==> try-xenon: inputs <==
// fairArb
module fairArb (
	input logic [15:0] bids,
	output logic [15:0] wins,
	input logic get_next_win,
	input logic clk,
	input logic rst
		);
Settings: LEC_CHECK=0, CAP_MARGIN=10, CORE_ASPECT_RATIO=0.88, CORE_MARGIN=2, CORE_UTILIZATION=40, MIN_ROUTING_LAYER=met1, PLACE_DENSITY_LB_ADDON=0.26, SLEW_MARGIN=20; clock period 4.0 ns.
run.sh (not shown) runs the stock make flow with config.mk's settings and CLKGATE_MAP_FILE=.
==> try-juniper: changes against try-xenon <==
Settings changed: CAP_MARGIN 10 to 35, CORE_ASPECT_RATIO 0.88 to unset, CORE_UTILIZATION 40 to 65, CTS_CLUSTER_DIAMETER set to 52, MIN_ROUTING_LAYER met1 to unset, PLACE_DENSITY_LB_ADDON 0.26 to unset, SETUP_SLACK_MARGIN set to 0.65, TNS_END_PERCENT set to 5.
==> try-violet: changes against try-xenon <==
Settings changed: CAP_MARGIN 10 to 20, CORE_ASPECT_RATIO 0.88 to unset, CORE_UTILIZATION 40 to 60, MIN_ROUTING_LAYER met1 to unset, PLACE_DENSITY set to 0.37, PLACE_DENSITY_LB_ADDON 0.26 to unset.
==> flow/constraint.sdc (replaced) <==
create_clock -name core_clock -period 5.24 [get_ports {clk}]
set_input_delay 1.0480 -clock core_clock [delete_from_list [all_inputs] [get_ports {clk}]]
set_output_delay 1.0480 -clock core_clock [all_outputs]
set_load 0.01 [all_outputs]
==> changes_impl.md <==
### Changed

* Net count, final at about 480
* Worst path required time at around 4.2 ns
* Post-Route WL at approximately 11000 microns
* Start point of the worst min-delay path: state[0]$_DFF_P_
* Die Y at 81 microns
* Residual DRC at 0
* Global Route met2 Usage at ~46%
* Outcome: complete, no violations
* Met2 layer wire length in the routed design at 4780 microns
* Clock buffers at 3
* Data arrival at the endpoint of the critical path at just under 4 ns
* Unrepaired setup endpoints after global routing: no
* Tap cells at approximately 90
# the run above: try-xenon

==> changes_impl.md <==
### Changed

* Outcome: complete, no violations
* Global Route met2 Usage at between 50% and 60%
* Net count, final at about 420
* Residual DRC at 0
* Worst path required time at between 5 and 6 ns
* Post-Route WL at approximately 10000 microns
* Data arrival at the endpoint of the critical path at approximately 4.7 ns
# the run above: try-violet

==> changes_impl.md <==
### Implementation results

* First error in the log: [ERROR GRT-0232] Routing congestion too high. Check the congestion heatmap in the GUI.
* Most frequently used cell type in the post-synthesis netlist: sky130_fd_sc_hd__nand2_1
* Last stage reached: global routing
* Sink Count at 23
* Placeable core region at roughly 4000 sq um
* Outcome: stopped before the end
* Area fraction in compound gates after synthesis at between 30% and 40%
* RD Place Congestion at roughly 1.1
* Global Route met2 Usage at between 80% and 90%
* Die Y at 68.4 microns
* Floorplan utilization at between 60% and 70%
* Mux share of post-synthesis cell area at less than 1%
* Chip Footprint at approximately 4700 sq um
# the run above: try-juniper



==> v10 <==
fairArb again, from the RTL that the note above started with.
clock: 4.13 ns
lec_check: 0
cap_margin: 20
core_margin: 2
core_utilization: 65
cts_cluster_diameter: 44
setup_slack_margin: 0.34
slew_margin: 20
tns_end_percent: 5
==> inputs of v16, as changes to v10 <==
- ABC_AREA: default -> 1
- CORE_UTILIZATION: 65 -> 64
- CTS_CLUSTER_DIAMETER: 44 -> default
- SETUP_SLACK_MARGIN: 0.34 -> -0.2
- TNS_END_PERCENT: 5 -> default
==> flow/constraint.sdc (replaced) <==
create_clock -name core_clock -period 3.09 [get_ports {clk}]
set_input_delay 0.6180 -clock core_clock [delete_from_list [all_inputs] [get_ports {clk}]]
set_output_delay 0.6180 -clock core_clock [all_outputs]
set_load 0.01 [all_outputs]
==> inputs of v18, as changes to v10 <==
- CORE_UTILIZATION: 65 -> 40
- CTS_CLUSTER_DIAMETER: 44 -> default
- SETUP_SLACK_MARGIN: 0.34 -> default
- TNS_END_PERCENT: 5 -> default
==> flow/constraint.sdc (replaced) <==
create_clock -name core_clock -period 3.51 [get_ports {clk}]
set_input_delay 0.7020 -clock core_clock [delete_from_list [all_inputs] [get_ports {clk}]]
set_output_delay 0.7020 -clock core_clock [all_outputs]
set_load 0.01 [all_outputs]
==> comparison table <==
| quantity | v10 | v16 | v18 |
|---|---|---|---|
| Pwr Density | 216 mW/mm^2 | 313 mW/mm^2 | 226 mW/mm^2 |
| Largest net degree at the start of global routing | 33 | 23 | 27 |
| Count of plain and timing-repair buffers in the layout | 89 | 89 | 160 |
| Number of standard cells after synthesis | 379 | 537 | 379 |
| Combinational Power | 0.000382 W | 0.000572 W | 0.000491 W |
| Synthesized chip area reported by yosys | 0.00270 mm^2 | 0.00269 mm^2 | 0.00270 mm^2 |
| Layout Cells excl Fill | 493 | 667 | 590 |
| Antenna violations before repair | 1 | 0 | 0 |
| Tally of clock buffers in the finished layout | 3 | 4 | 4 |
| Mapped Nets | 399 | 557 | 399 |
| Number of stages on the worst setup path | 13 | 18 | 15 |
| Global Route Usage Sum | 46.7% | 45.7% | 31.6% |
| Final standard cell utilization of the core | 89.2% | 86.7% | 65.1% |
| Mean area per synthesized cell | 7.11 um^2 | 5.01 um^2 | 7.11 um^2 |
| Multi-input gate area in the final layout | 0.00218 mm^2 | 0.00191 mm^2 | 0.00219 mm^2 |
| Max-Slew Margin vs Limit | 38.7% | 44.6% | 59.2% |
| Post-cts repair resize count | 8 | 0 | 7 |
| Filler Cell Count | 202 | 277 | 576 |
| Clock share of power | 18.5% | 16.5% | 17.6% |
| Result of the run | complete, no violations | failed layout checks | complete, no violations |
| Violated checks | - | setup timing | - |
| Vertical extent of the die | 68.4 um | 68.9 um | 86.1 um |
| Worst hold slack after final layout | 0.467 ns | 0.444 ns | 0.441 ns |
| Total number of vias | 3959 | 4004 | 3738 |
| Signal arrival time at the worst endpoint | 4.02 ns | 3.29 ns | 3.57 ns |


==> inputs of run D <==
fairArb again, from the RTL that the note above started with.
make LEC_CHECK=0 CAP_MARGIN=40 CORE_MARGIN=2 CORE_UTILIZATION=65 CTS_CLUSTER_DIAMETER=44 SETUP_SLACK_MARGIN=0.08 SLEW_MARGIN=20 TNS_END_PERCENT=5 finish   # period 3.58 ns
==> run F (differences from run D) <==
- CAP_MARGIN: 40 -> 20
- CORE_UTILIZATION: 65 -> 66
- CTS_CLUSTER_DIAMETER: 44 -> not set
- HOLD_SLACK_MARGIN: not set -> -0.09
- SETUP_SLACK_MARGIN: 0.08 -> -0.28
- TNS_END_PERCENT: 5 -> not set
==> flow/constraint.sdc (replaced) <==
create_clock -name core_clock -period 3.77 [get_ports {clk}]
set_input_delay 0.7540 -clock core_clock [delete_from_list [all_inputs] [get_ports {clk}]]
set_output_delay 0.7540 -clock core_clock [all_outputs]
set_load 0.01 [all_outputs]
==> notes <==
In run F the die size is smaller than in run D, by about 1.4%. Run D never finished: it broke off in global routing (5_1_grt) on DPL-0038. Run F finished with negative setup slack left. Area after synthesis is the same in run F and run D. In synthesized cell count, run D and run F do not differ.


==> inputs of branch umber <==
Starting RTL as in the previous note.
==> flow/config.mk <==
export PLATFORM = sky130hd
export DESIGN_NAME = fairArb
export DESIGN_NICKNAME = fairArb
export VERILOG_FILES = /design/flow/design.v
export SDC_FILE = /design/flow/constraint.sdc
export NUM_CORES = 4
export LEC_CHECK = 0
export ABC_AREA = 1
export CAP_MARGIN = 20
export CORE_MARGIN = 2
export CORE_UTILIZATION = 64
export CTS_CLUSTER_SIZE = 95
export SETUP_SLACK_MARGIN = 1.01
export SLEW_MARGIN = 20
export TNS_END_PERCENT = 5
==> flow/constraint.sdc <==
create_clock -name core_clock -period 3.51 [get_ports {clk}]
set_input_delay 0.7020 -clock core_clock [delete_from_list [all_inputs] [get_ports {clk}]]
set_output_delay 0.7020 -clock core_clock [all_outputs]
set_load 0.01 [all_outputs]
==> branch harbor: changes against branch umber <==
Settings changed: ABC_AREA 1 to unset, CORE_UTILIZATION 64 to 57, CTS_CLUSTER_SIZE 95 to unset, SETUP_SLACK_MARGIN 1.01 to 0.65.
==> flow/constraint.sdc (replaced) <==
create_clock -name core_clock -period 4.0 [get_ports {clk}]
set_input_delay 0.8000 -clock core_clock [delete_from_list [all_inputs] [get_ports {clk}]]
set_output_delay 0.8000 -clock core_clock [all_outputs]
set_load 0.01 [all_outputs]
==> branch fjord: changes against branch umber <==
Settings changed: CORE_MARGIN 2 to 9, CORE_UTILIZATION 64 to 58, CTS_CLUSTER_DIAMETER set to 239, CTS_CLUSTER_SIZE 95 to 99, SETUP_SLACK_MARGIN 1.01 to unset.
==> flow/constraint.sdc (replaced) <==
create_clock -name core_clock -period 4.0 [get_ports {clk}]
set_input_delay 0.8000 -clock core_clock [delete_from_list [all_inputs] [get_ports {clk}]]
set_output_delay 0.8000 -clock core_clock [all_outputs]
set_load 0.01 [all_outputs]
==> branch xenon: changes against branch umber <==
Settings changed: ABC_AREA 1 to unset, CORE_MARGIN 2 to 9, CORE_UTILIZATION 64 to 40, CTS_CLUSTER_DIAMETER set to 344, CTS_CLUSTER_SIZE 95 to 99, SETUP_SLACK_MARGIN 1.01 to unset.
==> flow/constraint.sdc (replaced) <==
create_clock -name core_clock -period 4.0 [get_ports {clk}]
set_input_delay 0.8000 -clock core_clock [delete_from_list [all_inputs] [get_ports {clk}]]
set_output_delay 0.8000 -clock core_clock [all_outputs]
set_load 0.01 [all_outputs]
==> results.ini <==
[place]
hpwl_microns = 8894
dpl_cell_area_sq_mm = 0.003507

[synth]
postSynthAreaPerCell_sq_um = 7.111
syn_inst = 379
mux_area_share_pct = 0.8357
ys_sh_adder_pct = 0.4643
top_cells_by_count = nand2_1 (32), nor2_1 (31), a21oi_1 (25)

[clock_network]
post-cts-setup-buffers = 0

[floorplanning]
die_x_microns = 100.1
rows = 29
die-height_microns = 100.1

[run_status]
outcome = timing/DRC/antenna clean

the above is filed under branch xenon

==> results.ini <==
[run_status]
outcome = timing/DRC/antenna clean

[place]
dpl_cell_area_sq_mm = 0.003480
hpwl_microns = 8601

[floorplanning]
rows = 25
die_x_microns = 72.76
die-height_microns = 72.76

[synth]
mux_area_share_pct = 0.8357
top_area_cell = dfxtp_1
ys_sh_adder_pct = 0.4643
postSynthAreaPerCell_sq_um = 7.111
syn_inst = 379
top_cells_by_count = nand2_1 (32), nor2_1 (31), a21oi_1 (25)

[clock_network]
post-cts-setup-buffers = 10

the above is filed under branch harbor

==> results.ini <==
[run_status]
outcome = timing/DRC/antenna clean

[place]
hpwl_microns = 8239
dpl_cell_area_sq_mm = 0.003079

[synth]
ys_sh_adder_pct = 0.4647
postSynthAreaPerCell_sq_um = 5.014

[clock_network]
post-cts-setup-buffers = 0

[floorplanning]
rows = 24
die-height_microns = 86.14

the above is filed under branch fjord

==> results.ini <==
[floorplanning]
rows = 23
die-height_microns = 68.86
die_x_microns = 68.86

[synth]
postSynthAreaPerCell_sq_um = 5.014
ys_sh_adder_pct = 0.4647
ys_chip_area_sq_mm = 0.002693
top_cells_by_count = nand2_1 (209), nor2_1 (85), inv_1 (67)

[place]
dpl_cell_area_sq_mm = 0.003122
hpwl_microns = 7641

[run_status]
outcome = did not finish
error = [ERROR GRT-0116] Global routing finished with congestion. Check the congestion regions in the DRC Viewer.
failing_step = 5_1_grt

[clock_network]
post-cts-setup-buffers = 35

the above is filed under branch umber

Power and IR drop assume default switching activity.
